==> flow/design.v <==
module pit_counter(
    input             clk,
    input             rst_n,
    input             clock,
    input             gate,
    output reg        out,
    input       [7:0] data_in,
    input             set_control_mode,
    input             latch_count,
    input             latch_status,
    input             write,
    input             read,
    output      [7:0] data_out
);
reg [2:0] mode;
always @(posedge clk) begin
    if(rst_n == 1'b0)         mode <= 3'd2;
    else if(set_control_mode) mode <= data_in[3:1];
end
reg bcd;
always @(posedge clk) begin
    if(rst_n == 1'b0)         bcd <= 1'd0;
    else if(set_control_mode) bcd <= data_in[0];
end
reg [1:0] rw_mode;
always @(posedge clk) begin
    if(rst_n == 1'b0)         rw_mode <= 2'd1;
    else if(set_control_mode) rw_mode <= data_in[5:4];
end
reg [7:0] counter_l;
always @(posedge clk) begin
    if(rst_n == 1'b0)                               counter_l <= 8'd0;
    else if(set_control_mode)                       counter_l <= 8'd0;
    else if(write && rw_mode == 2'd3 && ~msb_write) counter_l <= data_in;
    else if(write && rw_mode == 2'd1)               counter_l <= data_in;
end
reg [7:0] counter_m;
always @(posedge clk) begin
    if(rst_n == 1'b0)                               counter_m <= 8'd0;
    else if(set_control_mode)                       counter_m <= 8'd0;
    else if(write && rw_mode == 2'd3 && msb_write)  counter_m <= data_in;
    else if(write && rw_mode == 2'd2)               counter_m <= data_in;
end
reg [7:0] output_l;
always @(posedge clk) begin
    if(rst_n == 1'b0)                       output_l <= 8'd0;
    else if(latch_count && ~output_latched) output_l <= counter[7:0];
    else if(~output_latched)                output_l <= counter[7:0];
end
reg [7:0] output_m;
always @(posedge clk) begin
    if(rst_n == 1'b0)                       output_m <= 8'd0;
    else if(latch_count && ~output_latched) output_m <= counter[15:8];
    else if(~output_latched)                output_m <= counter[15:8];
end
reg output_latched;
always @(posedge clk) begin
    if(rst_n == 1'b0)                               output_latched <= 1'b0;
    else if(set_control_mode)                       output_latched <= 1'b0;
    else if(latch_count)                            output_latched <= 1'b1;
    else if(read && (rw_mode != 2'd3 || msb_read))  output_latched <= 1'b0;
end
reg null_counter;
always @(posedge clk) begin
    if(rst_n == 1'b0)                                null_counter <= 1'b0;
    else if(set_control_mode)                        null_counter <= 1'b1;
    else if(write && (rw_mode != 2'd3 || msb_write)) null_counter <= 1'b1;
    else if(load)                                    null_counter <= 1'b0;
end
reg msb_write;
always @(posedge clk) begin
    if(rst_n == 1'b0)                       msb_write <= 1'b0;
    else if(set_control_mode)               msb_write <= 1'b0;
    else if(write_pulse && rw_mode == 2'd3) msb_write <= ~msb_write;
end
reg msb_read;
always @(posedge clk) begin
    if(rst_n == 1'b0)                      msb_read <= 1'b0;
    else if(set_control_mode)              msb_read <= 1'b0;
    else if(read_pulse && rw_mode == 2'd3) msb_read <= ~msb_read;
end
reg [7:0] status;
always @(posedge clk) begin
    if(rst_n == 1'b0)                        status <= 8'd0;
    else if(latch_status && ~status_latched) status <= { out, null_counter, rw_mode, mode, bcd };
end
reg status_latched;
always @(posedge clk) begin
    if(rst_n == 1'b0)           status_latched <= 1'b0;
    else if(set_control_mode)   status_latched <= 1'b0;
    else if(latch_status)       status_latched <= 1'b1;
    else if(read)               status_latched <= 1'b0;
end
assign data_out =
    (status_latched)               ? status   :
    (rw_mode == 2'd3 && ~msb_read) ? output_l :
    (rw_mode == 2'd3 &&  msb_read) ? output_m :
    (rw_mode == 2'd1)              ? output_l :
                                     output_m;
reg two_byte_write;
always @(posedge clk) begin
    if(rst_n == 1'b0)                 two_byte_write <= 1'b0;
    else if(write && rw_mode == 2'd3) two_byte_write <= 1'b1;
    else if(set_control_mode || load) two_byte_write <= 1'b0;
end
reg set_control_mode_last;
always @(posedge clk) set_control_mode_last <= set_control_mode;
reg set_control_mode_pulse;
always @(posedge clk) set_control_mode_pulse <= set_control_mode_last & ~set_control_mode;
reg write_last;
always @(posedge clk) write_last <= write;
reg write_pulse;
always @(posedge clk) write_pulse <= write_last & ~write;
reg read_last;
always @(posedge clk) read_last <= read;
reg read_pulse;
always @(posedge clk) read_pulse <= read_last & ~read;
reg clock_last;
always @(posedge clk) clock_last <= clock;
reg clock_pulse;
always @(posedge clk) clock_pulse <= clock_last & ~clock;
reg gate_last;
always @(posedge clk) gate_last <= gate;
reg gate_sampled;
always @(posedge clk) begin
    if(rst_n == 1'b0)             gate_sampled <= 1'b0;
    else if(~clock_last && clock) gate_sampled <= gate;
end
reg trigger;
always @(posedge clk) begin
    if(rst_n == 1'b0)             trigger <= 1'b0;
    else if(~gate_last && gate)   trigger <= 1'b1;
    else if(~clock_last && clock) trigger <= 1'b0;
end
reg trigger_sampled;
always @(posedge clk) begin
    if(rst_n == 1'b0)            trigger_sampled <= 1'b0;
    else if(~clock_last & clock) trigger_sampled <= trigger;
end
always @(posedge clk) begin
    if(rst_n == 1'b0)                                                 out <= 1'b1;
    else if(set_control_mode_pulse && mode      == 3'd0)              out <= 1'b0;
    else if(set_control_mode_pulse && mode      == 3'd1)              out <= 1'b1;
    else if(set_control_mode_pulse && mode[1:0] == 2'd2)              out <= 1'b1;
    else if(set_control_mode_pulse && mode[1:0] == 2'd3)              out <= 1'b1;
    else if(set_control_mode_pulse && mode      == 3'd4)              out <= 1'b1;
    else if(set_control_mode_pulse && mode      == 3'd5)              out <= 1'b1;
    else if(mode      == 3'd0 && (load || two_byte_write))            out <= 1'b0;
    else if(mode      == 3'd0 && counter == 16'd1 && enable)          out <= 1'b1;
    else if(mode      == 3'd1 && load)                                out <= 1'b0;
    else if(mode      == 3'd1 && counter == 16'd1 && enable)          out <= 1'b1;
    else if(mode[1:0] == 2'd2 && ~gate)                               out <= 1'b1;
    else if(mode[1:0] == 2'd2 && load)                                out <= 1'b1;
    else if(mode[1:0] == 2'd2 && counter == 16'd2 && enable)          out <= 1'b0;
    else if(mode[1:0] == 2'd3 && ~gate)                               out <= 1'b1;
    else if(mode[1:0] == 2'd3 && load && loaded && ~trigger_sampled)  out <= ~out;
    else if(mode      == 3'd4 && counter == 16'd1 && enable)          out <= 1'b0;
    else if(mode      == 3'd4 && counter == 16'd0 && enable)          out <= 1'b1;
    else if(mode      == 3'd5 && counter == 16'd1 && enable)          out <= 1'b0;
    else if(mode      == 3'd5 && counter == 16'd0 && enable)          out <= 1'b1;
end
reg written;
always @(posedge clk) begin
    if(rst_n == 1'b0)                                    written <= 1'b0;
    else if(set_control_mode)                            written <= 1'b0;
    else if(write_pulse && rw_mode != 2'd3)              written <= 1'b1;
    else if(write_pulse && rw_mode == 2'd3 && msb_write) written <= 1'b1;
    else if(load)                                        written <= 1'b0;
end
reg control_set;
always @(posedge clk) begin
    if(rst_n == 1'b0)         control_set <= 1'b0;
    else if(set_control_mode) control_set <= 1'b1;
    else if(load)             control_set <= 1'b0;
end
reg loaded;
always @(posedge clk) begin
    if(rst_n == 1'b0)         loaded <= 1'b0;
    else if(set_control_mode) loaded <= 1'b0;
    else if(load)             loaded <= 1'b1;
end
wire load = 
    (mode      == 3'd0 &&   written) ||                  
    clock_pulse && (
    (mode      == 3'd1 &&   trigger_sampled) ||
    (mode[1:0] == 2'd2 && ((written && control_set) || trigger_sampled || (loaded && gate_sampled && counter == 16'd1))) ||
    (mode[1:0] == 2'd3 && ((written && control_set) || trigger_sampled || (loaded && gate_sampled && counter == ((counter_l[0] & out) ? 16'd0 : 16'd2)))) ||
    (mode      == 3'd4 &&   written) ||
    (mode      == 3'd5 && ((written && control_set) || loaded) && trigger_sampled)
);
wire enable = ~load && loaded && clock_pulse && (
    (mode      == 3'd0 && gate_sampled && ~two_byte_write) ||
    (mode      == 3'd1) ||
    (mode[1:0] == 2'd2 && gate_sampled) ||
    (mode[1:0] == 2'd3 && gate_sampled) ||
    (mode      == 3'd4 && gate_sampled) ||
    (mode      == 3'd5)
);
wire [15:0] counter_minus_1 =
    (bcd && !counter[15:0]) ? 16'h9999 :
    (bcd && !counter[11:0]) ? { counter[15:12] - 1'd1, 12'h999 } :
    (bcd && !counter[7:0])  ? { counter[15:8]  - 1'd1,   8'h99 } :
    (bcd && !counter[3:0])  ? { counter[15:4]  - 1'd1,    4'h9 } :
                                counter - 1'd1;
reg [15:0] counter;
always @(posedge clk) begin
    if(rst_n == 1'b0) counter <= 16'd0;
    else if(load)     counter <= {counter_m, counter_l[7:1], counter_l[0] & (mode[1:0] != 2'd3)};
    else if(enable)   counter <= counter_minus_1 - (mode[1:0] == 2'd3);
end
endmodule
module pit(
	input               clk,
	input               rst_n,
	output              irq,
	input       [2:0]   io_address,
	input               io_read,
	output reg  [7:0]   io_readdata,
	input               io_write,
	input       [7:0]   io_writedata,
	output              speaker_out,
	input      [27:0]   clock_rate
);
reg [27:0] clk_rate;
always @(posedge clk) clk_rate <= clock_rate;
reg ce_system_counter;
reg [27:0] sum;
always @(posedge clk) begin : system_counter
	reg [27:0] sum_next;
	sum_next = sum + 28'd2386362;  
	ce_system_counter <= 1'b0;
	if(rst_n == 1'b0) sum <= 28'd0;
	else if(sum_next >= clk_rate) begin
		sum <= sum_next - clk_rate;
		ce_system_counter <= 1'b1;
	end
	else sum <= sum_next;
end
reg system_clock;
always @(posedge clk) begin
    if(rst_n == 1'b0)           system_clock <= 1'b0;
    else if(ce_system_counter)  system_clock <= ~system_clock;
end
always @(posedge clk) if(io_read) io_readdata <=
    (io_read && io_address == 0) ? counter_0_readdata :
    (io_read && io_address == 1) ? counter_1_readdata :
    (io_read && io_address == 2) ? counter_2_readdata :
    (io_read && io_address[2])   ? { 2'b0, spk_out, counter_1_toggle, 2'b0, speaker_enable, speaker_gate } :
                                     8'd0;  
reg [5:0] counter_1_cnt;
always @(posedge clk) begin
    if(rst_n == 1'b0)                                       counter_1_cnt <= 6'd0;
    else if(ce_system_counter && counter_1_cnt == 6'd35)    counter_1_cnt <= 6'd0;
    else if(ce_system_counter)                              counter_1_cnt <= counter_1_cnt + 6'd1;
end
reg counter_1_toggle;
always @(posedge clk) begin
    if(rst_n == 1'b0)                                       counter_1_toggle <= 1'b0;
    else if(ce_system_counter && counter_1_cnt == 6'd35)    counter_1_toggle <= ~(counter_1_toggle);
end
reg speaker_gate;
always @(posedge clk) begin
    if(rst_n == 1'b0)                  speaker_gate <= 1'b0;
    else if(io_write && io_address[2]) speaker_gate <= io_writedata[0];
end
reg speaker_enable;
always @(posedge clk) begin
    if(rst_n == 1'b0)                  speaker_enable <= 1'b0;
    else if(io_write && io_address[2]) speaker_enable <= io_writedata[1];
end
assign speaker_out = spk_out & speaker_enable;
wire [7:0] counter_0_readdata;
wire [7:0] counter_1_readdata;
wire [7:0] counter_2_readdata;
pit_counter pit_counter_0(
    .clk                (clk),
    .rst_n              (rst_n),
    .clock              (system_clock),      
    .gate               (1'b1),              
    .out                (irq),               
    .data_in            (io_writedata),                                                                                                                                       
    .set_control_mode   (io_write && io_address == 3 && io_writedata[7:6] == 2'b00 && io_writedata[5:4] != 2'b00),                                                            
    .latch_count        (io_write && io_address == 3 && ((io_writedata[7:6] == 2'b00 && io_writedata[5:4] == 2'b00) || (io_writedata[7:5] == 3'b110 && io_writedata[1]))),    
    .latch_status       (io_write && io_address == 3 && io_writedata[7:6] == 2'b11 && io_writedata[4] == 1'b0 && io_writedata[1]),                                            
    .write              (io_write && io_address == 0),                                                                                                                        
    .read               (io_read  && io_address == 0),                                                                                                                        
    .data_out           (counter_0_readdata)     
);
pit_counter pit_counter_1(
    .clk                (clk),
    .rst_n              (rst_n),
    .clock              (system_clock),      
    .gate               (1'b1),              
    /*verilator lint_off PINNOCONNECT*/
    .out                (),                  
    /*verilator lint_on PINNOCONNECT*/
    .data_in            (io_writedata),                                                                                                                                       
    .set_control_mode   (io_write && io_address == 3 && io_writedata[7:6] == 2'b01 && io_writedata[5:4] != 2'b00),                                                            
    .latch_count        (io_write && io_address == 3 && ((io_writedata[7:6] == 2'b01 && io_writedata[5:4] == 2'b00) || (io_writedata[7:5] == 3'b110 && io_writedata[2]))),    
    .latch_status       (io_write && io_address == 3 && io_writedata[7:6] == 2'b11 && io_writedata[4] == 1'b0 && io_writedata[2]),                                            
    .write              (io_write && io_address == 1),                                                                                                                        
    .read               (io_read  && io_address == 1),                                                                                                                        
    .data_out           (counter_1_readdata)     
);
wire spk_out;
pit_counter pit_counter_2(
    .clk                (clk),
    .rst_n              (rst_n),
    .clock              (system_clock),      
    .gate               (speaker_gate),      
    .out                (spk_out),           
    .data_in            (io_writedata),                                                                                                                                       
    .set_control_mode   (io_write && io_address == 3 && io_writedata[7:6] == 2'b10 && io_writedata[5:4] != 2'b00),                                                            
    .latch_count        (io_write && io_address == 3 && ((io_writedata[7:6] == 2'b10 && io_writedata[5:4] == 2'b00) || (io_writedata[7:5] == 3'b110 && io_writedata[3]))),    
    .latch_status       (io_write && io_address == 3 && io_writedata[7:6] == 2'b11 && io_writedata[4] == 1'b0 && io_writedata[3]),                                            
    .write              (io_write && io_address == 2),                                                                                                                        
    .read               (io_read  && io_address == 2),                                                                                                                        
    .data_out           (counter_2_readdata)     
);
endmodule
==> flow/run.sh <==
#!/bin/bash
# the make line also repeats each setting of config.mk as NAME=value (left out here)
make -C /OpenROAD-flow-scripts/flow DESIGN_CONFIG=/design/flow/config.mk WORK_HOME=/design/flow/orfs CLKGATE_MAP_FILE= finish
==> flow/config.mk <==
export PLATFORM = sky130hd
export DESIGN_NAME = pit
export DESIGN_NICKNAME = pit
export VERILOG_FILES = /design/flow/design.v
export SDC_FILE = /design/flow/constraint.sdc
export NUM_CORES = 4
export LEC_CHECK = 0
export ABC_AREA = 1
export CAP_MARGIN = 20
export CORE_MARGIN = 2
export CORE_UTILIZATION = 72
export CTS_CLUSTER_DIAMETER = 364
export CTS_CLUSTER_SIZE = 14
export PLACE_DENSITY_LB_ADDON = 0.1
export SLEW_MARGIN = 20
==> flow/constraint.sdc <==
create_clock -name core_clock -period 3.18 [get_ports {clk}]
set_input_delay 0.6360 -clock core_clock [delete_from_list [all_inputs] [get_ports {clk}]]
set_output_delay 0.6360 -clock core_clock [all_outputs]
set_load 0.01 [all_outputs]
==> flow_metrics.rpt, run 1 <==
IMPLEMENTATION SUMMARY REPORT
----------------------------------------------------
[Min path]
  Worst hold path type ........................ reg2reg
  Count of cells along the worst hold path ........................ 2
  Hold path startpoint ........................ pit_counter_1.write_last$_DFF_P_
  Hold path endpoint ........................ pit_counter_1.write_pulse$_DFF_P_

[Synth]
  Fraction of post-synthesis cell area in the top cell type by area ........................ 0.352
  Yosys warns ........................ 2
  Post-synth tally of flip-flops with integrated enable ........................ 8
  Distinct lib cells used ........................ 65
  Commonest register cell after synthesis ........................ sky130_fd_sc_hd__dfxtp_1
  Area fraction in and, or, nand and nor cells after synthesis ........................ 0.281
  #FFs+latches synth ........................ 316
  Multiplexer share of the synthesized area ........................ 0.00286
  Top logic family ........................ simple AND/OR/NAND/NOR gates
  Async set-reset flop share out of synthesis ........................ 0
  Most area-hungry cell type in the Yosys netlist ........................ sky130_fd_sc_hd__dfxtp_1
  Xor/xnor share ........................ 0.0440
  Post-synthesis sequential area ratio ........................ 0.366
  Fraction of the mapped netlist area in compound gates ........................ 0.176
  Top-count cell post-synth ........................ sky130_fd_sc_hd__nand2_1
  Cell count listed in synth_stat.txt ........................ 2494
  Leading post-synthesis cells by cell area ........................ sky130_fd_sc_hd__dfxtp_1 (35%), sky130_fd_sc_hd__nand2_1 (11%), sky130_fd_sc_hd__a21oi_1 (6.9%)
  Floorplan net count ........................ 2596
  Cell count after synthesis ........................ 2494
  Cell types with the highest counts after synthesis ........................ sky130_fd_sc_hd__nand2_1 (505), sky130_fd_sc_hd__dfxtp_1 (308), sky130_fd_sc_hd__inv_1 (300)
  Synthesized area ........................ 17500 um2
  Chip area from the yosys synthesis statistics ........................ 17500 um2
  Synth Area per Inst ........................ 7.02 um2
  Adder-Cell Fraction of Synth Area ........................ 0.0426

[Worst setup path]
  Worst path cell trace ........................ inv_1, nand2_1, nor2_2, nand2_1, nand2_2, nand2_2, buf_4, xor2_1, ha_1, a21oi_1, inv_1, a21oi_1, o21ai_0, nand2_2, nand3_2, a21oi_4, inv_2, nand2_4, nand2_8, buf_12, o21ai_1, a21oi_1
  Arr. time, crit path ........................ 3990 ps
  Capturing point of the worst reg2reg path ........................ sum[10]$_SDFF_PN0_
  Kind of cell adding the most delay to the critical path ........................ AND-OR/OR-AND gates
  Levels on crit path ........................ 22
  Type of the worst setup path ........................ reg2reg
  Worst Path Required ........................ 3620 ps
  Crit end category ........................ register
  Largest stage delay, worst path ........................ 350 ps
  Register-to-register setup slack ........................ -370 ps
  Slowest CP cell ........................ sky130_fd_sc_hd__ha_1
  First element of the critical path ........................ sum[4]$_SDFF_PN0_
  Critical path capture point ........................ sum[10]$_SDFF_PN0_
  Startpoint Class ........................ register
  Worst flop-to-flop path startpoint ........................ sum[4]$_SDFF_PN0_
  Maximum fanout encountered on the critical timing path ........................ 8
  R2r worst-path depth ........................ 22
  Total buffers and inverters traversed by the critical path ........................ 5

[STA]
  Post-Route Setup TNS ........................ -8500 ps
  Maximum achievable frequency ........................ 282 MHz
  Slew HR ........................ 0.474
  Max-slew violation count ........................ 0
  Final number of hold-violating endpoints ........................ 0
  Final min period ........................ 3550 ps
  Clock skew after layout ........................ 13.9 ps
  Worst-Margin Slew ........................ 787 ps
  PnR worst setup slack ........................ -366 ps
  Crit share post-route ........................ 1.11
  Setup repair after global routing missed its margin ........................ yes
  Setup violators final ........................ 29

[Clocking]
  Register clock-pin slew on the reported worst setup and hold paths ........................ 70 ps
  Num Clock Sinks ........................ 316
  Clock tree root driver cell ........................ sky130_fd_sc_hd__clkbuf_16
  Clock latency on the worst-skew pair ........................ 560 ps
  Number of buffers between clock root and the deepest sink ........................ 3
  Hold buffer count at cts ........................ 0
  Number of buffers inserted during clock tree synthesis ........................ 26
  Clock tree from TritonCTS ........................ done
  Number of levels the H-tree was split into ........................ 1

[Drt]
  Detailed Route Iter0 Violations ........................ 2275
  Vias post-DR ........................ 18100
  Routed WL ........................ 53200 um
  Ant diodes ........................ 0
  Post-DRT Antenna Nets ........................ 0
  Detail-routed net length per standard cell ........................ 17.9 um
  Vias per inst ........................ 6.09
  Drt pass-1 iters ........................ 7
  Total DRC errors in the routed layout ........................ 0

[Final layout]
  Area of combinational cells with multiple inputs ........................ 9890 um2
  Number of fillers in the final layout ........................ 1535
  Number of nets in the layout ........................ 2744
  Total area of sequential cells ........................ 6410 um2
  Number of non-filler instances in the completed layout ........................ 2970
  Relative area change from synthesis to final layout ........................ 15.7%
  Final instance area ........................ 20300 um2

[Global routing]
  Initial antenna violation count ........................ 0
  Overall fraction of global-route tracks in use ........................ 0.395
  Wire length of the first global-routing pass ........................ 83100 um
  Via count of the first global-routing pass ........................ 17000
  Congestion Overflow GR ........................ 0
  Maximum number of pins on one net before global-route repair ........................ 53

[Pwr]
  Share of power burned in the clock network ........................ 0.233
  Pwr Density ........................ 618 nW/um2
  Switching Power ........................ 4640 uW
  Power in combinational cells ........................ 5200 uW
  Combinational share of power ........................ 0.415
  Leading power group ........................ combinational logic
  Power drawn by the clock network ........................ 2920 uW
  Sequential cell fraction of total power ........................ 0.351
  Reported sequential group power ........................ 4390 uW
  Switching Share ........................ 0.371
  Leakage Power ........................ 0.00910 uW
  Worst IR drop on VDD ........................ 0.000992 V
  Internal power ........................ 7870 uW

[Placed design]
  Input/output buffers ........................ 52
  Final HPWL DP ........................ 37400 um
  Post-detailed-placement cell area ........................ 19100 um2
  Post-Place Worst Slack ........................ -323 ps
  Routability congestion estimate from global placement ........................ 0.995
  Post-placement cell count ........................ 2921

[Floorplanning]
  Height of the die ........................ 160 um
  Starting Density ........................ 0.727
  Placement row count ........................ 57
  Width of the die ........................ 160 um
  Num ports ........................ 53
  Area of the die ........................ 25600 um2
  Core box area ........................ 24100 um2

[Outcome]
  Layout violations .......................... negative setup slack
  Status ........................ complete, but fails checks

[Run]
  Number of max-cap violations ........................ 0
  Stage-log warning count ........................ 39

----------------------------------------------------
metrics by stage:
step                      hold slack (ps)   util  power (uW)
final                                 404  0.840       12500
after global routing                  413  0.840       13000
after CTS                             408  0.827       11800
after detailed placement              400  0.793        8760
after global placement                386  0.793        8660
after floorplan                       364      -        7020
layout make-up:
| cell class | instances | area share |
|---|---|---|
| Clock buffer | 30 | 0.0329 |
| Clock inverter | 2 | 0.00124 |
| Inverter | 327 | 0.0618 |
| Multi-Input combinational cell | 1783 | 0.488 |
| Sequential cell | 316 | 0.317 |
| Tap cell | 324 | 0.0200 |
| Timing Repair Buffer | 188 | 0.0792 |
layer usage:
layer	part of all wire	up-vias	GRT usage
met1	0.38	8238	0.505
met3	0.10	246	0.0564
li1	-	8515	-
met2	0.46	1102	0.666
met4	0.054	0	0.176
met5	0	-	0
timing repair:
item	in CTS	in global routing
resized	26	63
pin swaps	7	27
setup endpoints to repair	29	32
hold endpoints to repair	0	0
setup buffers	5	12
cloned	0	1
==> run 2: changes to the inputs <==
CORE_ASPECT_RATIO = 0.84   (was unset)
CTS_CLUSTER_DIAMETER = 386   (was 364)
CTS_CLUSTER_SIZE = 15   (was 14)
PLACE_DENSITY_LB_ADDON = 0.3   (was 0.1)
SETUP_SLACK_MARGIN = 1.0   (was unset)
SLEW_MARGIN = 40   (was 20)
clock period = 3.78 ns   (was 3.18 ns; I/O delays follow)
==> run 2 against run 1 <==
Compared with the run above:
- largest cell class unchanged
- wire length grew 7.7%
- critical path type unchanged
- setup slack gained 360 ps
- critical path depth grew 2
- hold slack lost 2.0 ps
- still fails the layout checks on negative setup slack
==> flow_metrics.rpt, run 2 <==
IMPLEMENTATION SUMMARY REPORT
----------------------------------------------------
[Pwr]
  Leakage Power ........................ 0.00896 uW (-1.5%)
  Switching Power ........................ 4100 uW (-12%)
  Reported sequential group power ........................ 3740 uW (-15%)
  Combinational share of power ........................ 0.415 (about the same)
  Pwr Density ........................ 518 nW/um2 (-16%)
  Internal power ........................ 6430 uW (-18%)
  Sequential cell fraction of total power ........................ 0.355 (+0.004)
  Switching Share ........................ 0.389 (+0.0186)
  Worst IR drop on VDD ........................ 0.000853 V (-14%)
  Leading power group ........................ combinational logic
  Power in combinational cells ........................ 4370 uW (-16%)
  Share of power burned in the clock network ........................ 0.230 (-0.003)
  Power drawn by the clock network ........................ 2420 uW (-17%)

[Run]
  Stage-log warning count ........................ 39 (unchanged)
  Number of max-cap violations ........................ 0 (unchanged)

[Synth]
  Yosys warns ........................ 2 (unchanged)
  Synthesized area ........................ 17500 um2 (unchanged)
  Post-synth tally of flip-flops with integrated enable ........................ 8 (unchanged)
  Top logic family ........................ simple AND/OR/NAND/NOR gates
  Cell count listed in synth_stat.txt ........................ 2494 (unchanged)
  Cell count after synthesis ........................ 2494 (unchanged)
  Commonest register cell after synthesis ........................ sky130_fd_sc_hd__dfxtp_1
  Fraction of the mapped netlist area in compound gates ........................ 0.176 (unchanged)
  Post-synthesis sequential area ratio ........................ 0.366 (unchanged)
  Synth Area per Inst ........................ 7.02 um2 (unchanged)
  Top-count cell post-synth ........................ sky130_fd_sc_hd__nand2_1
  Most area-hungry cell type in the Yosys netlist ........................ sky130_fd_sc_hd__dfxtp_1
  Floorplan net count ........................ 2596 (unchanged)
  Xor/xnor share ........................ 0.0440 (unchanged)
  Leading post-synthesis cells by cell area ........................ sky130_fd_sc_hd__dfxtp_1 (35%), sky130_fd_sc_hd__nand2_1 (11%), sky130_fd_sc_hd__a21oi_1 (6.9%)
  #FFs+latches synth ........................ 316 (unchanged)
  Async set-reset flop share out of synthesis ........................ 0 (unchanged)
  Cell types with the highest counts after synthesis ........................ sky130_fd_sc_hd__nand2_1 (505), sky130_fd_sc_hd__dfxtp_1 (308), sky130_fd_sc_hd__inv_1 (300)
  Adder-Cell Fraction of Synth Area ........................ 0.0426 (unchanged)
  Distinct lib cells used ........................ 65 (unchanged)
  Chip area from the yosys synthesis statistics ........................ 17500 um2 (unchanged)
  Fraction of post-synthesis cell area in the top cell type by area ........................ 0.352 (unchanged)
  Multiplexer share of the synthesized area ........................ 0.00286 (unchanged)
  Area fraction in and, or, nand and nor cells after synthesis ........................ 0.281 (unchanged)

[STA]
  Setup violators final ........................ 1 (-97%)
  Max-slew violation count ........................ 0 (unchanged)
  Crit share post-route ........................ 1.00 (-0.114)
  Post-Route Setup TNS ........................ -2.33 ps (+8500 ps)
  Final min period ........................ 3780 ps (+237 ps)
  Final number of hold-violating endpoints ........................ 0 (unchanged)
  Setup repair after global routing missed its margin ........................ yes
  Worst-Margin Slew ........................ 795 ps (+8.28 ps)
  Slew HR ........................ 0.469 (-0.00420)
  Maximum achievable frequency ........................ 264 MHz (-6.3%)
  PnR worst setup slack ........................ -2.33 ps (+363 ps)
  Clock skew after layout ........................ 31.7 ps (+17.8 ps)

[Worst setup path]
  Slowest CP cell ........................ sky130_fd_sc_hd__dfxtp_1
  Worst path cell trace ........................ inv_1, nand4_1, nand2_1, a31oi_4, nand2_2, a21oi_4, nor2_2, nand2_2, nand2_2, xnor2_2, ha_1, nand2_2, nor2_1, nor2_1, o21a_1, nand3_4, a21oi_4, inv_2, nand2_4, buf_12, nand2_4, nand2_2, inv_2, a22o_1
  Arr. time, crit path ........................ 4230 ps (+240 ps)
  Maximum fanout encountered on the critical timing path ........................ 5 (-3)
  Largest stage delay, worst path ........................ 350 ps (about the same)
  Kind of cell adding the most delay to the critical path ........................ simple AND/OR/NAND/NOR gates
  Capturing point of the worst reg2reg path ........................ sum[24]$_SDFF_PN0_
  Type of the worst setup path ........................ reg2reg
  First element of the critical path ........................ sum[4]$_SDFF_PN0_
  Startpoint Class ........................ register
  Levels on crit path ........................ 24 (+9.1%)
  Register-to-register setup slack ........................ -2 ps (+360 ps)
  Total buffers and inverters traversed by the critical path ........................ 4 (-1)
  R2r worst-path depth ........................ 24 (+9.1%)
  Worst path most repeated cell ........................ sky130_fd_sc_hd__nand2_2
  Worst flop-to-flop path startpoint ........................ sum[4]$_SDFF_PN0_
  Crit end category ........................ register
  Critical path capture point ........................ sum[24]$_SDFF_PN0_
  Worst Path Required ........................ 4230 ps (+610 ps)

[Placed design]
  Post-placement cell count ........................ 2822 (-3.4%)
  Post-Place Worst Slack ........................ -33.5 ps (+289 ps)
  Input/output buffers ........................ 52 (unchanged)
  Final HPWL DP ........................ 36600 um (-2.2%)
  Routability congestion estimate from global placement ........................ 0.927 (-6.8%)

[Global routing]
  Maximum number of pins on one net before global-route repair ........................ 99 (+87%)
  Congestion Overflow GR ........................ 0 (unchanged)
  Wire length of the first global-routing pass ........................ 83000 um (-0.19%)
  Initial antenna violation count ........................ 0 (unchanged)
  Overall fraction of global-route tracks in use ........................ 0.396 (+0.00124)
  Via count of the first global-routing pass ........................ 16700 (-1.8%)

[Outcome]
  Layout violations .......................... negative setup slack
  Status ........................ complete, but fails checks

[Final layout]
  Relative area change from synthesis to final layout ........................ 16.1%
  Number of non-filler instances in the completed layout ........................ 2927 (-1.4%)
  Final core occ ........................ 0.847 (+0.00686)
  Number of nets in the layout ........................ 2701 (-1.6%)
  Number of fillers in the final layout ........................ 1459 (-5.0%)

[Drt]
  Vias post-DR ........................ 18800 (+3.7%)
  Drt pass-1 iters ........................ 9 (+2)
  Vias per inst ........................ 6.41 (+5.2%)
  Detailed Route Iter0 Violations ........................ 2638 (+16%)
  Routed WL ........................ 57300 um (+7.7%)
  Total DRC errors in the routed layout ........................ 0 (unchanged)
  Post-DRT Antenna Nets ........................ 0 (unchanged)
  Ant diodes ........................ 0 (unchanged)
  Detail-routed net length per standard cell ........................ 19.6 um (+9.2%)

[Clocking]
  Num Clock Sinks ........................ 316 (unchanged)
  Number of buffers between clock root and the deepest sink ........................ 3 (unchanged)
  Number of levels the H-tree was split into ........................ 1 (unchanged)
  Register clock-pin slew on the reported worst setup and hold paths ........................ 70 ps (about the same)
  Clock tree root driver cell ........................ sky130_fd_sc_hd__clkbuf_16
  Clock latency on the worst-skew pair ........................ 560 ps (about the same)
  Clock tree from TritonCTS ........................ done
  Number of buffers inserted during clock tree synthesis ........................ 25 (-3.8%)

[Min path]
  Worst hold path type ........................ reg2reg
  Hold path startpoint ........................ system_clock$_SDFFE_PN0P_
  Hold path endpoint ........................ pit_counter_2.clock_last$_DFF_P_
  Count of cells along the worst hold path ........................ 0 (-2)

[Floorplanning]
  Starting Density ........................ 0.730 (+0.00295)
  Num ports ........................ 53 (unchanged)
  Placement row count ........................ 52 (-8.8%)
  Core box area ........................ 24000 um2 (-0.40%)
  Area of the die ........................ 25600 um2 (about the same)
  Width of the die ........................ 174 um (+8.9%)
  Height of the die ........................ 147 um (-8.1%)

----------------------------------------------------
run 2: final cells by class:
cell class | instances | area (um2) | area share
Clock buffer | 30 | 644 | 0.0317
Timing Repair Buffer | 142 | 1340 | 0.0657
Clock inverter | 1 | 16.3 | 0.000800
Inverter | 327 | 1270 | 0.0626
Timing Repair inverter | 1 | 8.76 | 0.000431
Sequential cell | 316 | 6420 | 0.316
Tap cell | 324 | 405 | 0.0199
Multi-Input combinational cell | 1786 | 10200 | 0.503
run 2: metrics by stage:
| step | hold slack, ps | total power (uW) | instance area (um2) |
|---|---|---|---|
| 3_3_place_gp | 385 | 6590 | 18400 |
| 4_1_cts | 401 | 9530 | 19600 |
| 2_1_floorplan | 364 | 5910 | 17600 |
| 6_report | 402 | 10500 | 20300 |
| 3_5_place_dp | 392 | 6630 | 18400 |
| 5_1_grt | 422 | 10900 | 20300 |
run 2: repair_timing:
item | 4_1_cts | 5_1_grt
cloned | 2 | 5
pin swaps | 31 | 36
buffers inserted | 43 | 24
setup endpoints to repair | 35 | 131
hold buffers | 0 | 0
hold endpoints to repair | 0 | 0
gates resized | 55 | 117
run 2: routing by layer:
layer | wire (um) | track usage | share of wire | vias up
met5 | 0 | 0 | 0 | -
met4 | 3240 | 0.174 | 0.057 | 0
met3 | 6490 | 0.0611 | 0.11 | 316
met2 | 25300 | 0.621 | 0.44 | 1398
met1 | 22300 | 0.545 | 0.39 | 8610
li1 | - | - | - | 8443
==> run 3: changes to the inputs <==
ABC_AREA = unset   (was 1)
CORE_ASPECT_RATIO = unset   (was 0.84)
CTS_CLUSTER_DIAMETER = 153   (was 386)
CTS_CLUSTER_SIZE = unset   (was 15)
PLACE_DENSITY_LB_ADDON = unset   (was 0.3)
SETUP_SLACK_MARGIN = unset   (was 1.0)
SLEW_MARGIN = 20   (was 40)
clock period = 4.01 ns   (was 3.78 ns; I/O delays follow)
==> run 3 against run 2 <==
Compared with the run above:
- the run now finishes clean
- sequential power decreased by 6.7%
- highest routed layer unchanged
- fmax is 1.9% lower
- non-clock buffer count shrank 34
==> flow_metrics.rpt, run 3 <==
IMPLEMENTATION SUMMARY REPORT
----------------------------------------------------
[Floorplanning]
  Width of the die ........................ 160 um (-8.3%)
  Num ports ........................ 53 (unchanged)
  Area of the die ........................ 25500 um2 (-0.43%)
  Core box area ........................ 23600 um2 (-1.6%)
  Placement row count ........................ 56 (+7.7%)
  Starting Density ........................ 0.739 (+0.00909)
  Height of the die ........................ 160 um (+8.6%)

[Worst setup path]
  Crit end category ........................ register
  First element of the critical path ........................ sum[1]$_SDFF_PN0_
  Largest stage delay, worst path ........................ 430 ps (+80 ps)
  Kind of cell adding the most delay to the critical path ........................ AND-OR/OR-AND gates
  Capturing point of the worst reg2reg path ........................ sum[7]$_SDFF_PN0_
  Total buffers and inverters traversed by the critical path ........................ 3 (-1)
  Arr. time, crit path ........................ 4250 ps (+20 ps)
  Worst path cell trace ........................ ha_2, o41ai_2, buf_4, a21oi_2, o221a_2, or2_1, nand4_1, xnor2_2, ha_1, a21o_1, a21o_1, a21oi_1, o21ai_0, a21oi_4, inv_1, buf_4, mux2i_1, nor2_1
  Worst Path Required ........................ 4410 ps (+180 ps)
  Startpoint Class ........................ register
  R2r worst-path depth ........................ 18 (-25%)
  Type of the worst setup path ........................ reg2reg
  Critical path capture point ........................ sum[7]$_SDFF_PN0_
  Slowest CP cell ........................ sky130_fd_sc_hd__dfxtp_1
  Register-to-register setup slack ........................ 150 ps (+160 ps)
  Worst flop-to-flop path startpoint ........................ sum[1]$_SDFF_PN0_
  Levels on crit path ........................ 18 (-25%)
  Maximum fanout encountered on the critical timing path ........................ 10 (+5)

[Final layout]
  Relative area change from synthesis to final layout ........................ 12.6%
  Final instance area ........................ 19600 um2 (-3.5%)
  Number of nets in the layout ........................ 2286 (-15%)
  Number of non-filler instances in the completed layout ........................ 2526 (-14%)
  Final core occ ........................ 0.832 (-0.0157)

[Drt]
  Drt pass-1 iters ........................ 6 (-3)
  Detailed Route Iter0 Violations ........................ 1794 (-32%)
  Total DRC errors in the routed layout ........................ 0 (unchanged)
  Ant diodes ........................ 0 (unchanged)
  Vias per inst ........................ 6.46 (+0.70%)
  Vias post-DR ........................ 16300 (-13%)
  Routed WL ........................ 47600 um (-17%)
  Detail-routed net length per standard cell ........................ 18.8 um (-3.7%)
  Post-DRT Antenna Nets ........................ 0 (unchanged)

[Global routing]
  Via count of the first global-routing pass ........................ 15300 (-8.5%)
  Congestion Overflow GR ........................ 0 (unchanged)
  Wire length of the first global-routing pass ........................ 76500 um (-7.7%)
  Initial antenna violation count ........................ 0 (unchanged)
  Maximum number of pins on one net before global-route repair ........................ 58 (-41%)
  Overall fraction of global-route tracks in use ........................ 0.362 (-0.0338)

[Pwr]
  Power in combinational cells ........................ 2790 uW (-36%)
  Internal power ........................ 6470 uW (+0.53%)
  Share of power burned in the clock network ........................ 0.344 (+0.114)
  Leading power group ........................ registers
  Worst IR drop on VDD ........................ 0.000559 V (-34%)
  Reported sequential group power ........................ 3490 uW (-6.7%)
  Switching Power ........................ 3120 uW (-24%)
  Sequential cell fraction of total power ........................ 0.364 (+0.009)
  Combinational share of power ........................ 0.291 (-0.124)
  Pwr Density ........................ 488 nW/um2 (-5.7%)
  Leakage Power ........................ 0.00812 uW (-9.4%)
  Power drawn by the clock network ........................ 3300 uW (+36%)
  Switching Share ........................ 0.325 (-0.0639)

[Synth]
  Fraction of post-synthesis cell area in the top cell type by area ........................ 0.354 (+0.00149)
  Post-synth tally of flip-flops with integrated enable ........................ 8 (unchanged)
  Most area-hungry cell type in the Yosys netlist ........................ sky130_fd_sc_hd__dfxtp_1
  Chip area from the yosys synthesis statistics ........................ 17400 um2 (-0.42%)
  Adder-Cell Fraction of Synth Area ........................ 0.0428 (+0.000180)
  Post-synthesis sequential area ratio ........................ 0.367 (+0.00155)
  Commonest register cell after synthesis ........................ sky130_fd_sc_hd__dfxtp_1
  Xor/xnor share ........................ 0.0457 (+0.00169)
  Synth Area per Inst ........................ 8.07 um2 (+15%)
  Top-count cell post-synth ........................ sky130_fd_sc_hd__dfxtp_1
  Yosys warns ........................ 2 (unchanged)
  Cell types with the highest counts after synthesis ........................ sky130_fd_sc_hd__dfxtp_1 (308), sky130_fd_sc_hd__nor2_1 (261), sky130_fd_sc_hd__nand2_1 (224)
  #FFs+latches synth ........................ 316 (unchanged)
  Leading post-synthesis cells by cell area ........................ sky130_fd_sc_hd__dfxtp_1 (35%), sky130_fd_sc_hd__mux2i_1 (8.3%), sky130_fd_sc_hd__nor2_1 (5.6%)
  Synthesized area ........................ 17400 um2 (-0.42%)
  Distinct lib cells used ........................ 85 (+31%)
  Cell count after synthesis ........................ 2162 (-13%)
  Top logic family ........................ simple AND/OR/NAND/NOR gates
  Area fraction in and, or, nand and nor cells after synthesis ........................ 0.230 (-0.0505)
  Fraction of the mapped netlist area in compound gates ........................ 0.182 (+0.00584)
  Multiplexer share of the synthesized area ........................ 0.0865 (+0.0837)
  Async set-reset flop share out of synthesis ........................ 0 (unchanged)
  Floorplan net count ........................ 2264 (-13%)
  Cell count listed in synth_stat.txt ........................ 2162 (-13%)

[STA]
  Final min period ........................ 3860 ps (+74.7 ps)
  Maximum achievable frequency ........................ 259 MHz (-1.9%)
  Setup violators final ........................ 0 (-1)
  Crit share post-route ........................ 0.962 (-0.0388)
  Worst-Margin Slew ........................ 1070 ps (+274 ps)
  Post-Route Setup TNS ........................ 0 ps (+2.33 ps)
  Clock skew after layout ........................ 13.2 ps (-18.5 ps)
  Setup repair after global routing missed its margin ........................ no
  Max-slew violation count ........................ 0 (unchanged)
  Slew HR ........................ 0.288 (-0.182)
  Worst hold margin ........................ 427 ps (+25.2 ps)
  Final number of hold-violating endpoints ........................ 0 (unchanged)

[Min path]
  Worst hold path type ........................ reg2reg
  Count of cells along the worst hold path ........................ 1 (+1)
  Hold path startpoint ........................ pit_counter_1.set_control_mode_last$_DFF_P_
  Hold path endpoint ........................ pit_counter_1.set_control_mode_pulse$_DFF_P_

[Run]
  Stage-log warning count ........................ 39 (unchanged)
  Number of max-cap violations ........................ 0 (unchanged)

[Clocking]
  Clock latency on the worst-skew pair ........................ 510 ps (-50 ps)
  Clock tree from TritonCTS ........................ done
  Num Clock Sinks ........................ 316 (unchanged)
  Number of levels the H-tree was split into ........................ 2 (+1)
  Number of buffers inserted during clock tree synthesis ........................ 35 (+40%)
  Register clock-pin slew on the reported worst setup and hold paths ........................ 60 ps (about the same)
  Number of buffers between clock root and the deepest sink ........................ 3 (unchanged)
  Hold buffer count at cts ........................ 0 (unchanged)
  Clock tree root driver cell ........................ sky130_fd_sc_hd__clkbuf_16

[Outcome]
  Status ........................ timing/DRC/antenna clean

[Placed design]
  Post-detailed-placement cell area ........................ 18300 um2 (-0.16%)
  Input/output buffers ........................ 52 (unchanged)
  Final HPWL DP ........................ 32500 um (-11%)
  Routability congestion estimate from global placement ........................ 0.948 (+2.3%)
  Post-placement cell count ........................ 2464 (-13%)

----------------------------------------------------
run 3: timing repair:
| item | 4_1_cts | 5_1_grt |
|---|---|---|
| setup endpoints to repair | 6 | 29 |
| setup buffers | 0 | 1 |
| cloned | 0 | 1 |
| pin swaps | 0 | 2 |
| resized | 5 | 15 |
run 3: through the flow:
step	worst slack (ps)	power, uW
after floorplan	130	5440
after global placement	68.2	6070
after detailed placement	-27.5	6140
after CTS	35.3	9440
after global routing	8.88	10000
final	153	9590
run 3: cell type report:
type / instances / area, um2
inverter: 84 / 318
sequential: 316 / 6410
fill: 1526 / 3980
clock inverter: 13 / 159
clock buffer: 47 / 1020
timing repair buffer: 108 / 983
tap: 319 / 399
multi-input combinational: 1639 / 10300
run 3: routing by layer:
metal / GRT usage / wire, um / up-vias
met1: 0.486 / 20000 / 7654
met5: 0 / 0 / -
li1: - / - / 7704
met3: 0.0691 / 4380 / 142
met2: 0.576 / 21500 / 810
met4: 0.149 / 1740 / 0
==> run 4: changes to the inputs <==
CTS_CLUSTER_DIAMETER = 98   (was 153)
clock period = 3.52 ns   (was 4.01 ns; I/O delays follow)
==> run 4 against run 3 <==
Compared with the run above:
- the layout now fails its checks (negative setup slack)
- fmax is 17% lower
- sequential share of layout area is 2.5 points lower
- non-clock buffer count is 104 higher
- final cell count is 4.3% higher
- utilization is 7.0 points higher
==> flow_metrics.rpt, run 4 <==
IMPLEMENTATION SUMMARY REPORT
----------------------------------------------------
[Placed design]
  Final HPWL DP ........................ 34000 um (+4.5%)
  Routability congestion estimate from global placement ........................ 0.983 (+3.7%)
  Post-Place Worst Slack ........................ -257 ps (-230 ps)
  Post-detailed-placement cell area ........................ 18900 um2 (+3.2%)
  Input/output buffers ........................ 52 (unchanged)

[Floorplanning]
  Placement row count ........................ 56 (unchanged)
  Starting Density ........................ 0.739 (unchanged)
  Height of the die ........................ 160 um (unchanged)
  Area of the die ........................ 25500 um2 (unchanged)
  Num ports ........................ 53 (unchanged)
  Width of the die ........................ 160 um (unchanged)
  Core box area ........................ 23600 um2 (unchanged)

[Outcome]
  Status ........................ complete, but fails checks
  Layout violations .......................... negative setup slack

[Pwr]
  Leading power group ........................ combinational logic
  Combinational share of power ........................ 0.415 (+0.124)
  Share of power burned in the clock network ........................ 0.296 (-0.048)
  Leakage Power ........................ 0.00885 uW (+9.0%)
  Internal power ........................ 8620 uW (+33%)
  Power in combinational cells ........................ 5800 uW (+110%)
  Sequential cell fraction of total power ........................ 0.289 (-0.075)
  Reported sequential group power ........................ 4040 uW (+16%)
  Switching Share ........................ 0.384 (+0.0587)
  Worst IR drop on VDD ........................ 0.000971 V (+74%)
  Switching Power ........................ 5370 uW (+72%)
  Pwr Density ........................ 657 nW/um2 (+35%)
  Power drawn by the clock network ........................ 4140 uW (+25%)

[Run]
  Stage-log warning count ........................ 41 (+5.1%)
  Number of max-cap violations ........................ 0 (unchanged)

[Final layout]
  Relative area change from synthesis to final layout ........................ 22.1%
  Final core occ ........................ 0.902 (+0.0705)
  Number of nets in the layout ........................ 2389 (+4.5%)
  Final instance area ........................ 21300 um2 (+8.5%)

[Drt]
  Total DRC errors in the routed layout ........................ 0 (unchanged)
  Post-DRT Antenna Nets ........................ 0 (unchanged)
  Vias per inst ........................ 7.17 (+11%)
  Detail-routed net length per standard cell ........................ 25.0 um (+33%)
  Drt pass-1 iters ........................ 13 (+7)
  Detailed Route Iter0 Violations ........................ 3519 (+96%)
  Vias post-DR ........................ 18900 (+16%)
  Routed WL ........................ 65900 um (+38%)

[Worst setup path]
  Register-to-register setup slack ........................ -1130 ps (-1280 ps)
  R2r worst-path depth ........................ 15 (-3)
  Worst Path Required ........................ 4030 ps (-380 ps)
  First element of the critical path ........................ sum[15]$_SDFF_PN0_
  Critical path capture point ........................ sum[25]$_SDFF_PN0_
  Total buffers and inverters traversed by the critical path ........................ 1 (-2)
  Capturing point of the worst reg2reg path ........................ sum[25]$_SDFF_PN0_
  Type of the worst setup path ........................ reg2reg
  Crit end category ........................ register
  Worst path cell trace ........................ nand3_1, nor2_1, a21o_1, nand2_1, xnor2_2, ha_1, a21oi_2, nand2_1, o21ai_2, a21boi_2, o41ai_4, a21boi_2, buf_4, o21ai_0, a32o_1
  Largest stage delay, worst path ........................ 520 ps (+90 ps)
  Worst flop-to-flop path startpoint ........................ sum[15]$_SDFF_PN0_
  Startpoint Class ........................ register
  Maximum fanout encountered on the critical timing path ........................ 4 (-6)
  Kind of cell adding the most delay to the critical path ........................ AND-OR/OR-AND gates
  Arr. time, crit path ........................ 5150 ps (+900 ps)
  Slowest CP cell ........................ sky130_fd_sc_hd__dfxtp_1
  Levels on crit path ........................ 15 (-3)

[Synth]
  Yosys warns ........................ 2 (unchanged)
  Area fraction in and, or, nand and nor cells after synthesis ........................ 0.230 (unchanged)
  Multiplexer share of the synthesized area ........................ 0.0865 (unchanged)
  Xor/xnor share ........................ 0.0457 (unchanged)
  Distinct lib cells used ........................ 85 (unchanged)
  Synth Area per Inst ........................ 8.07 um2 (unchanged)
  Fraction of the mapped netlist area in compound gates ........................ 0.182 (unchanged)
  Commonest register cell after synthesis ........................ sky130_fd_sc_hd__dfxtp_1
  Leading post-synthesis cells by cell area ........................ sky130_fd_sc_hd__dfxtp_1 (35%), sky130_fd_sc_hd__mux2i_1 (8.3%), sky130_fd_sc_hd__nor2_1 (5.6%)
  Chip area from the yosys synthesis statistics ........................ 17400 um2 (unchanged)
  #FFs+latches synth ........................ 316 (unchanged)
  Top-count cell post-synth ........................ sky130_fd_sc_hd__dfxtp_1
  Async set-reset flop share out of synthesis ........................ 0 (unchanged)
  Fraction of post-synthesis cell area in the top cell type by area ........................ 0.354 (unchanged)
  Cell count listed in synth_stat.txt ........................ 2162 (unchanged)
  Most area-hungry cell type in the Yosys netlist ........................ sky130_fd_sc_hd__dfxtp_1
  Post-synth tally of flip-flops with integrated enable ........................ 8 (unchanged)
  Synthesized area ........................ 17400 um2 (unchanged)
  Post-synthesis sequential area ratio ........................ 0.367 (unchanged)
  Top logic family ........................ simple AND/OR/NAND/NOR gates
  Cell count after synthesis ........................ 2162 (unchanged)
  Adder-Cell Fraction of Synth Area ........................ 0.0428 (unchanged)
  Floorplan net count ........................ 2264 (unchanged)
  Cell types with the highest counts after synthesis ........................ sky130_fd_sc_hd__dfxtp_1 (308), sky130_fd_sc_hd__nor2_1 (261), sky130_fd_sc_hd__nand2_1 (224)

[STA]
  Slew HR ........................ 0.291 (+0.00302)
  Crit share post-route ........................ 1.32 (+0.359)
  Final number of hold-violating endpoints ........................ 0 (unchanged)
  Setup violators final ........................ 33 (+33)
  Max-slew violation count ........................ 0 (unchanged)
  Setup repair after global routing missed its margin ........................ yes
  PnR worst setup slack ........................ -1130 ps (-1280 ps)
  Worst-Margin Slew ........................ 1060 ps (-5.98 ps)
  Final min period ........................ 4650 ps (+791 ps)
  Clock skew after layout ........................ 45.7 ps (+32.5 ps)
  Maximum achievable frequency ........................ 215 MHz (-17%)

[Clocking]
  Clock latency on the worst-skew pair ........................ 560 ps (+50 ps)
  Number of buffers between clock root and the deepest sink ........................ 3 (unchanged)
  Clock tree from TritonCTS ........................ done
  Num Clock Sinks ........................ 316 (unchanged)
  Number of buffers inserted during clock tree synthesis ........................ 34 (-2.9%)
  Register clock-pin slew on the reported worst setup and hold paths ........................ 80 ps (+20 ps)
  Number of levels the H-tree was split into ........................ 2 (unchanged)
  Clock tree root driver cell ........................ sky130_fd_sc_hd__clkbuf_16

[Min path]
  Count of cells along the worst hold path ........................ 0 (-1)
  Hold path endpoint ........................ pit_counter_2.clock_last$_DFF_P_
  Hold path startpoint ........................ system_clock$_SDFFE_PN0P_
  Worst hold path type ........................ reg2reg

[Global routing]
  Via count of the first global-routing pass ........................ 16600 (+8.2%)
  Overall fraction of global-route tracks in use ........................ 0.403 (+0.0403)
  Maximum number of pins on one net before global-route repair ........................ 43 (-26%)
  Congestion Overflow GR ........................ 0 (unchanged)
  Wire length of the first global-routing pass ........................ 84600 um (+10%)
  Initial antenna violation count ........................ 5 (+5)

----------------------------------------------------
run 4: layout make-up:
cell class                      count  area [um2]
Clock inverter                     17         256
Clock buffer                       45        1020
Multi-Input combinational cell   1639       11000
Timing Repair Buffer              212        1840
Tap cell                          319         399
Fill cell                        1032        2310
Antenna cell                        2        5.00
Sequential cell                   316        6420
Inverter                           84         320
run 4: layer usage:
metal,track usage,share of wire,up-vias
met5,0,0.00018,-
met4,0.200,0.090,2
met3,0.0792,0.14,622
met2,0.641,0.42,1836
met1,0.524,0.35,8527
li1,-,-,7895
run 4: stage by stage:
stage          TNS (ps)  hold slack (ps)  total power (uW)  std cells
2_1_floorplan         0              384              6260       2162
3_3_place_gp       -665              396              7360       2534
3_5_place_dp      -4940              401              7500       2534
4_1_cts           -1540              411             11900       2623
5_1_grt          -27460              430             14200       2633
6_report         -26580              422             14000       2634
run 4: what timing repair did:
item | in CTS | in global routing
resized | 49 | 126
setup buffers | 26 | 11
gates cloned | 1 | 1
pin swaps | 37 | 66
endpoints found under the setup margin | 29 | 37
hold buffers | 0 | 0
==> run 5: changes to the inputs <==
ABC_AREA = 1   (was unset)
CTS_CLUSTER_DIAMETER = unset   (was 98)
CTS_CLUSTER_SIZE = 88   (was unset)
PLACE_DENSITY = 0.67   (was unset)
clock period = 7.87 ns   (was 3.52 ns; I/O delays follow)
==> run 5 against run 4 <==
Compared with the run above:
- the run now finishes clean
- clock power decreased by 59%
- synthesized area increased by 0.42%
- global-route usage decreased by 2.9 points
- fmax increased by 4.9%
- final cell count increased by 8.8%
- register-to-register slack improved by 4600 ps
- utilization decreased by 9.8 points
- clock-buffer cell count increased by 6
- critical path depth increased by 12
==> flow_metrics.rpt, run 5 <==
IMPLEMENTATION SUMMARY REPORT
----------------------------------------------------
[Outcome]
  Status ........................ timing/DRC/antenna clean

[Pwr]
  Internal power ........................ 3220 uW (-63%)
  Share of power burned in the clock network ........................ 0.351 (+0.055)
  Sequential cell fraction of total power ........................ 0.366 (+0.077)
  Switching Share ........................ 0.335 (-0.0487)
  Worst IR drop on VDD ........................ 0.000296 V (-70%)
  Combinational share of power ........................ 0.282 (-0.133)
  Power drawn by the clock network ........................ 1710 uW (-59%)
  Leakage Power ........................ 0.00864 uW (-2.4%)
  Reported sequential group power ........................ 1780 uW (-56%)
  Pwr Density ........................ 250 nW/um2 (-62%)
  Switching Power ........................ 1630 uW (-70%)
  Leading power group ........................ registers
  Power in combinational cells ........................ 1370 uW (-76%)

[Clocking]
  Clock tree from TritonCTS ........................ done
  Number of buffers inserted to repair setup after CTS ........................ 0 (-100%)
  Clock tree root driver cell ........................ sky130_fd_sc_hd__clkbuf_16
  Number of levels the H-tree was split into ........................ 2 (unchanged)
  Clock latency on the worst-skew pair ........................ 530 ps (-30 ps)
  Number of buffers between clock root and the deepest sink ........................ 3 (unchanged)
  Hold buffer count at cts ........................ 0 (unchanged)
  Number of gates resized after CTS ........................ 0 (-100%)
  Number of buffers inserted during clock tree synthesis ........................ 34 (unchanged)
  Register clock-pin slew on the reported worst setup and hold paths ........................ 60 ps (-20 ps)
  Num Clock Sinks ........................ 316 (unchanged)

[Final layout]
  Number of nets in the layout ........................ 2620 (+9.7%)
  Relative area change from synthesis to final layout ........................ 10.6%
  Number of fillers in the final layout ........................ 1761 (+71%)
  Number of non-filler instances in the completed layout ........................ 2867 (+8.8%)
  Final core occ ........................ 0.804 (-0.0983)

[Drt]
  Post-DRT Antenna Nets ........................ 0 (unchanged)
  Detailed Route Iter0 Violations ........................ 2025 (-42%)
  Detail-routed net length per standard cell ........................ 17.0 um (-32%)
  Routed WL ........................ 48800 um (-26%)
  Ant diodes ........................ 0 (-2)
  Total DRC errors in the routed layout ........................ 0 (unchanged)
  Vias per inst ........................ 5.99 (-16%)
  Vias post-DR ........................ 17200 (-9.0%)
  Drt pass-1 iters ........................ 6 (-7)

[Worst setup path]
  Maximum fanout encountered on the critical timing path ........................ 36 (+32)
  Slowest CP cell ........................ sky130_fd_sc_hd__nand2_2
  Worst Path Required ........................ 8270 ps (+4240 ps)
  Critical path capture point ........................ sum[1]$_SDFF_PN0_
  Worst path most repeated cell ........................ sky130_fd_sc_hd__nand2_1
  Capturing point of the worst reg2reg path ........................ sum[1]$_SDFF_PN0_
  Total buffers and inverters traversed by the critical path ........................ 3 (+2)
  Register-to-register setup slack ........................ 3440 ps (+4570 ps)
  R2r worst-path depth ........................ 27 (+12)
  Levels on crit path ........................ 27 (+12)
  Kind of cell adding the most delay to the critical path ........................ simple AND/OR/NAND/NOR gates
  Arr. time, crit path ........................ 4830 ps (-320 ps)
  Worst flop-to-flop path startpoint ........................ sum[1]$_SDFF_PN0_
  Crit end category ........................ register
  Startpoint Class ........................ register
  Type of the worst setup path ........................ reg2reg
  Largest stage delay, worst path ........................ 530 ps (about the same)
  First element of the critical path ........................ sum[1]$_SDFF_PN0_

[Placed design]
  Post-Place Worst Slack ........................ 3360 ps (+3620 ps)
  Input/output buffers ........................ 52 (unchanged)
  Routability congestion estimate from global placement ........................ 0.992 (+0.94%)
  Final HPWL DP ........................ 34800 um (+2.5%)
  Post-placement cell count ........................ 2806 (+11%)

[Synth]
  Fraction of post-synthesis cell area in the top cell type by area ........................ 0.352 (-0.00149)
  #FFs+latches synth ........................ 316 (unchanged)
  Top-count cell post-synth ........................ sky130_fd_sc_hd__nand2_1
  Leading post-synthesis cells by cell area ........................ sky130_fd_sc_hd__dfxtp_1 (35%), sky130_fd_sc_hd__nand2_1 (11%), sky130_fd_sc_hd__a21oi_1 (6.9%)
  Distinct lib cells used ........................ 65 (-24%)
  Async set-reset flop share out of synthesis ........................ 0 (unchanged)
  Synth Area per Inst ........................ 7.02 um2 (-13%)
  Floorplan net count ........................ 2596 (+15%)
  Xor/xnor share ........................ 0.0440 (-0.00169)
  Cell count listed in synth_stat.txt ........................ 2494 (+15%)
  Fraction of the mapped netlist area in compound gates ........................ 0.176 (-0.00584)
  Adder-Cell Fraction of Synth Area ........................ 0.0426 (-0.000180)
  Top logic family ........................ simple AND/OR/NAND/NOR gates
  Commonest register cell after synthesis ........................ sky130_fd_sc_hd__dfxtp_1
  Post-synthesis sequential area ratio ........................ 0.366 (-0.00155)
  Synthesized area ........................ 17500 um2 (+0.42%)
  Area fraction in and, or, nand and nor cells after synthesis ........................ 0.281 (+0.0505)
  Cell types with the highest counts after synthesis ........................ sky130_fd_sc_hd__nand2_1 (505), sky130_fd_sc_hd__dfxtp_1 (308), sky130_fd_sc_hd__inv_1 (300)
  Cell count after synthesis ........................ 2494 (+15%)
  Most area-hungry cell type in the Yosys netlist ........................ sky130_fd_sc_hd__dfxtp_1
  Yosys warns ........................ 2 (unchanged)
  Chip area from the yosys synthesis statistics ........................ 17500 um2 (+0.42%)
  Post-synth tally of flip-flops with integrated enable ........................ 8 (unchanged)
  Multiplexer share of the synthesized area ........................ 0.00286 (-0.0837)

[Run]
  Stage-log warning count ........................ 38 (-7.3%)
  Number of max-cap violations ........................ 0 (unchanged)

[STA]
  Final min period ........................ 4430 ps (-219 ps)
  Setup repair after global routing missed its margin ........................ no
  PnR worst setup slack ........................ 3440 ps (+4570 ps)
  Maximum achievable frequency ........................ 226 MHz (+4.9%)
  Clock skew after layout ........................ 16.4 ps (-29.3 ps)
  Final number of hold-violating endpoints ........................ 0 (unchanged)
  Post-Route Setup TNS ........................ 0 ps (+26580 ps)
  Worst-Margin Slew ........................ 983 ps (-79.2 ps)
  Slew HR ........................ 0.342 (+0.0513)
  Max-slew violation count ........................ 0 (unchanged)
  Crit share post-route ........................ 0.563 (-0.758)
  Setup violators final ........................ 0 (-100%)

[Floorplanning]
  Starting Density ........................ 0.727 (-0.0120)
  Placement row count ........................ 57 (+1.8%)
  Num ports ........................ 53 (unchanged)
  Area of the die ........................ 25600 um2 (+0.41%)
  Height of the die ........................ 160 um (+0.21%)
  Width of the die ........................ 160 um (+0.21%)
  Core box area ........................ 24100 um2 (+2.1%)

[Global routing]
  Wire length of the first global-routing pass ........................ 78700 um (-7.0%)
  Overall fraction of global-route tracks in use ........................ 0.373 (-0.0293)
  Initial antenna violation count ........................ 0 (-5)
  Via count of the first global-routing pass ........................ 16000 (-3.3%)
  Maximum number of pins on one net before global-route repair ........................ 74 (+72%)
  Congestion Overflow GR ........................ 0 (unchanged)

[Min path]
  Count of cells along the worst hold path ........................ 0 (unchanged)
  Hold path endpoint ........................ pit_counter_2.clock_last$_DFF_P_
  Hold path startpoint ........................ system_clock$_SDFFE_PN0P_
  Worst hold path type ........................ reg2reg

----------------------------------------------------
==> run 5: cell type report <==
type                       count  area (um2)  area share
timing repair buffer          56         548      0.0283
sequential                   316        6410       0.331
clock inverter                10         150     0.00775
clock buffer                  51        1040      0.0536
inverter                     327        1240      0.0640
multi-input combinational   1783        9590       0.495
tap                          324         405      0.0209
==> run 5: metal layers <==
| metal | GRT usage | vias up | share of wire |
|---|---|---|---|
| met5 | 0 | - | 0 |
| met4 | 0.140 | 0 | 0.035 |
| met3 | 0.0740 | 137 | 0.092 |
| met2 | 0.604 | 820 | 0.45 |
| met1 | 0.497 | 7949 | 0.42 |
| li1 | - | 8278 | - |
==> run 5: per-stage QoR <==
step	area, um2	hold slack, ps	total power, uW
CTS	19400	410	4810
global route	19400	426	5070
floorplan	17500	364	2800
global placement	18200	393	3090
detailed placement	18200	403	3120
finish	19400	404	4850
==> run 6: changes to the inputs <==
ABC_AREA = unset   (was 1)
CORE_ASPECT_RATIO = 0.58   (was unset)
CORE_MARGIN = 5   (was 2)
CORE_UTILIZATION = 36   (was 72)
CTS_CLUSTER_SIZE = unset   (was 88)
GPL_ROUTABILITY_DRIVEN = 0   (was unset)
MIN_ROUTING_LAYER = met1   (was unset)
PLACE_DENSITY = unset   (was 0.67)
PLACE_DENSITY_LB_ADDON = 0.29   (was unset)
SETUP_SLACK_MARGIN = 2.04   (was unset)
clock period = 6.96 ns   (was 7.87 ns; I/O delays follow)
==> run 6 against run 5 <==
Compared with the run above:
- non-clock buffer count rose by 18
- sequential power rose by 13%
- clock-buffer cell count fell by 8
- final cell count fell by 2.4%
- synthesized cell count fell by 13%
- critical path depth fell by 9
- critical path type unchanged
- largest power group unchanged
==> flow_metrics.rpt, run 6 <==
IMPLEMENTATION SUMMARY REPORT
----------------------------------------------------
[Outcome]
  Status ........................ timing/DRC/antenna clean

[Floorplanning]
  Height of the die ........................ 178 um (+11%)
  Core box area ........................ 47900 um2 (+99%)
  Area of the die ........................ 53100 um2 (+110%)
  Width of the die ........................ 299 um (+87%)
  Placement row count ........................ 61 (+7.0%)
  Num ports ........................ 53 (unchanged)

[STA]
  Setup violators final ........................ 0 (unchanged)
  Post-Route Setup TNS ........................ 0 ps (unchanged)
  Max-slew violation count ........................ 0 (unchanged)
  Crit share post-route ........................ 0.657 (+0.0943)
  Worst-Margin Slew ........................ 1130 ps (+145 ps)
  Slew HR ........................ 0.242 (-0.100)
  Final number of hold-violating endpoints ........................ 0 (unchanged)
  Maximum achievable frequency ........................ 219 MHz (-3.2%)
  Clock skew after layout ........................ 33.8 ps (+17.5 ps)
  Final min period ........................ 4570 ps (+144 ps)
  Setup repair after global routing missed its margin ........................ no

[Drt]
  Post-DRT Antenna Nets ........................ 0 (unchanged)
  Detailed Route Iter0 Violations ........................ 1949 (-3.8%)
  Drt pass-1 iters ........................ 5 (-1)
  Vias per inst ........................ 5.70 (-4.9%)
  Routed WL ........................ 52900 um (+8.4%)
  Detail-routed net length per standard cell ........................ 18.9 um (+11%)
  Vias post-DR ........................ 16000 (-7.1%)
  Total DRC errors in the routed layout ........................ 0 (unchanged)

[Pwr]
  Switching Power ........................ 1790 uW (+9.8%)
  Power drawn by the clock network ........................ 1650 uW (-4%)
  Power in combinational cells ........................ 1540 uW (+10%)
  Overall power ........................ 5210 uW (+7.3%)
  Sequential cell fraction of total power ........................ 0.387 (+0.021)
  Combinational share of power ........................ 0.297 (+0.015)
  Share of power burned in the clock network ........................ 0.316 (-0.035)
  Internal power ........................ 3420 uW (+6.1%)
  Switching Share ........................ 0.343 (+0.00768)
  Pwr Density ........................ 268 nW/um2 (+7.0%)
  Reported sequential group power ........................ 2020 uW (+13%)
  Leakage Power ........................ 0.00780 uW (-9.7%)
  Worst IR drop on VDD ........................ 0.000166 V (-44%)

[Clocking]
  Clock latency on the worst-skew pair ........................ 590 ps (+60 ps)
  Number of buffers inserted during clock tree synthesis ........................ 31 (-8.8%)
  Number of levels the H-tree was split into ........................ 1 (-1)
  Hold buffer count at cts ........................ 0 (unchanged)
  Register clock-pin slew on the reported worst setup and hold paths ........................ 60 ps (about the same)
  Number of buffers between clock root and the deepest sink ........................ 3 (unchanged)
  Clock tree from TritonCTS ........................ done

[Run]
  Stage-log warning count ........................ 36 (-5.3%)
  Number of max-cap violations ........................ 0 (unchanged)

[Worst setup path]
  Largest stage delay, worst path ........................ 470 ps (-60 ps)
  Worst flop-to-flop path startpoint ........................ sum[1]$_SDFF_PN0_
  Register-to-register setup slack ........................ 2390 ps (-1050 ps)
  Arr. time, crit path ........................ 5030 ps (+200 ps)
  Levels on crit path ........................ 18 (-33%)
  Worst Path Required ........................ 7410 ps (-860 ps)
  Maximum fanout encountered on the critical timing path ........................ 36 (unchanged)
  Capturing point of the worst reg2reg path ........................ sum[22]$_SDFF_PN0_
  Type of the worst setup path ........................ reg2reg
  R2r worst-path depth ........................ 18 (-33%)
  Kind of cell adding the most delay to the critical path ........................ simple AND/OR/NAND/NOR gates
  Crit end category ........................ register
  Critical path capture point ........................ sum[22]$_SDFF_PN0_
  Slowest CP cell ........................ sky130_fd_sc_hd__ha_1
  Total buffers and inverters traversed by the critical path ........................ 3 (unchanged)
  Startpoint Class ........................ register

[Global routing]
  Initial antenna violation count ........................ 1 (+1)
  Congestion Overflow GR ........................ 0 (unchanged)
  Maximum number of pins on one net before global-route repair ........................ 64 (-14%)
  Via count of the first global-routing pass ........................ 14100 (-12%)
  Wire length of the first global-routing pass ........................ 82500 um (+4.8%)

[Synth]
  Post-synth tally of flip-flops with integrated enable ........................ 8 (unchanged)
  Post-synthesis sequential area ratio ........................ 0.367 (+0.00155)
  Async set-reset flop share out of synthesis ........................ 0 (unchanged)
  Xor/xnor share ........................ 0.0457 (+0.00169)
  Commonest register cell after synthesis ........................ sky130_fd_sc_hd__dfxtp_1
  Cell count listed in synth_stat.txt ........................ 2162 (-13%)
  Leading post-synthesis cells by cell area ........................ sky130_fd_sc_hd__dfxtp_1 (35%), sky130_fd_sc_hd__mux2i_1 (8.3%), sky130_fd_sc_hd__nor2_1 (5.6%)
  Fraction of post-synthesis cell area in the top cell type by area ........................ 0.354 (+0.00149)
  #FFs+latches synth ........................ 316 (unchanged)
  Chip area from the yosys synthesis statistics ........................ 17400 um2 (-0.42%)
  Fraction of the mapped netlist area in compound gates ........................ 0.182 (+0.00584)
  Synth Area per Inst ........................ 8.07 um2 (+15%)
  Multiplexer share of the synthesized area ........................ 0.0865 (+0.0837)
  Top-count cell post-synth ........................ sky130_fd_sc_hd__dfxtp_1
  Yosys warns ........................ 2 (unchanged)
  Distinct lib cells used ........................ 85 (+31%)
  Area fraction in and, or, nand and nor cells after synthesis ........................ 0.230 (-0.0505)
  Synthesized area ........................ 17400 um2 (-0.42%)
  Cell types with the highest counts after synthesis ........................ sky130_fd_sc_hd__dfxtp_1 (308), sky130_fd_sc_hd__nor2_1 (261), sky130_fd_sc_hd__nand2_1 (224)
  Cell count after synthesis ........................ 2162 (-13%)
  Top logic family ........................ simple AND/OR/NAND/NOR gates

[Min path]
  Hold path startpoint ........................ system_clock$_SDFFE_PN0P_
  Hold path endpoint ........................ pit_counter_2.clock_last$_DFF_P_
  Count of cells along the worst hold path ........................ 0 (unchanged)
  Worst hold path type ........................ reg2reg

[Final layout]
  Number of fillers in the final layout ........................ 4863 (+180%)
  Total area of sequential cells ........................ 6410 um2 (unchanged)
  Area of combinational cells with multiple inputs ........................ 10300 um2 (+7.1%)
  Final instance area ........................ 19400 um2 (+0.35%)
  Number of nets in the layout ........................ 2248 (-14%)

[Placed design]
  Final HPWL DP ........................ 38600 um (+11%)
  Input/output buffers ........................ 52 (unchanged)
  Post-detailed-placement cell area ........................ 18400 um2 (+1.5%)

----------------------------------------------------
==> run 6: metal layers <==
layer,GRT usage,part of all wire,vias to the layer above
met1,0.327,0.53,7601
met2,0.243,0.36,696
met5,0,0,-
li1,-,-,7619
met3,0.0379,0.098,40
met4,0.0249,0.0094,0
==> run 6: what timing repair did <==
item,4_1_cts,5_1_grt
resized,0,3
setup buffers,0,1
endpoints found under the setup margin,0,15
==> run 6: area by class of cell <==
| type | count | share of cell area |
|---|---|---|
| Clock inverter | 12 | 0.00521 |
| Antenna cell | 1 | 0.000129 |
| Tap cell | 630 | 0.0405 |
| Timing Repair Buffer | 74 | 0.0353 |
| Sequential cell | 316 | 0.329 |
| Inverter | 84 | 0.0165 |
| Multi-Input combinational cell | 1639 | 0.528 |
| Clock buffer | 43 | 0.0448 |
==> run 6: per-stage QoR <==
stage | setup WS (ps) | hold slack [ps] | utilization | cells
final | 2390 | 414 | 0.406 | 2799
after detailed placement | 2170 | 405 | 0.385 | 2742
after floorplan | 3080 | 384 | - | 2162
after global placement | 2300 | 400 | 0.385 | 2742
after global routing | 2080 | 437 | 0.406 | 2799
after CTS | 2130 | 413 | 0.405 | 2797
Power and IR drop assume default switching activity.
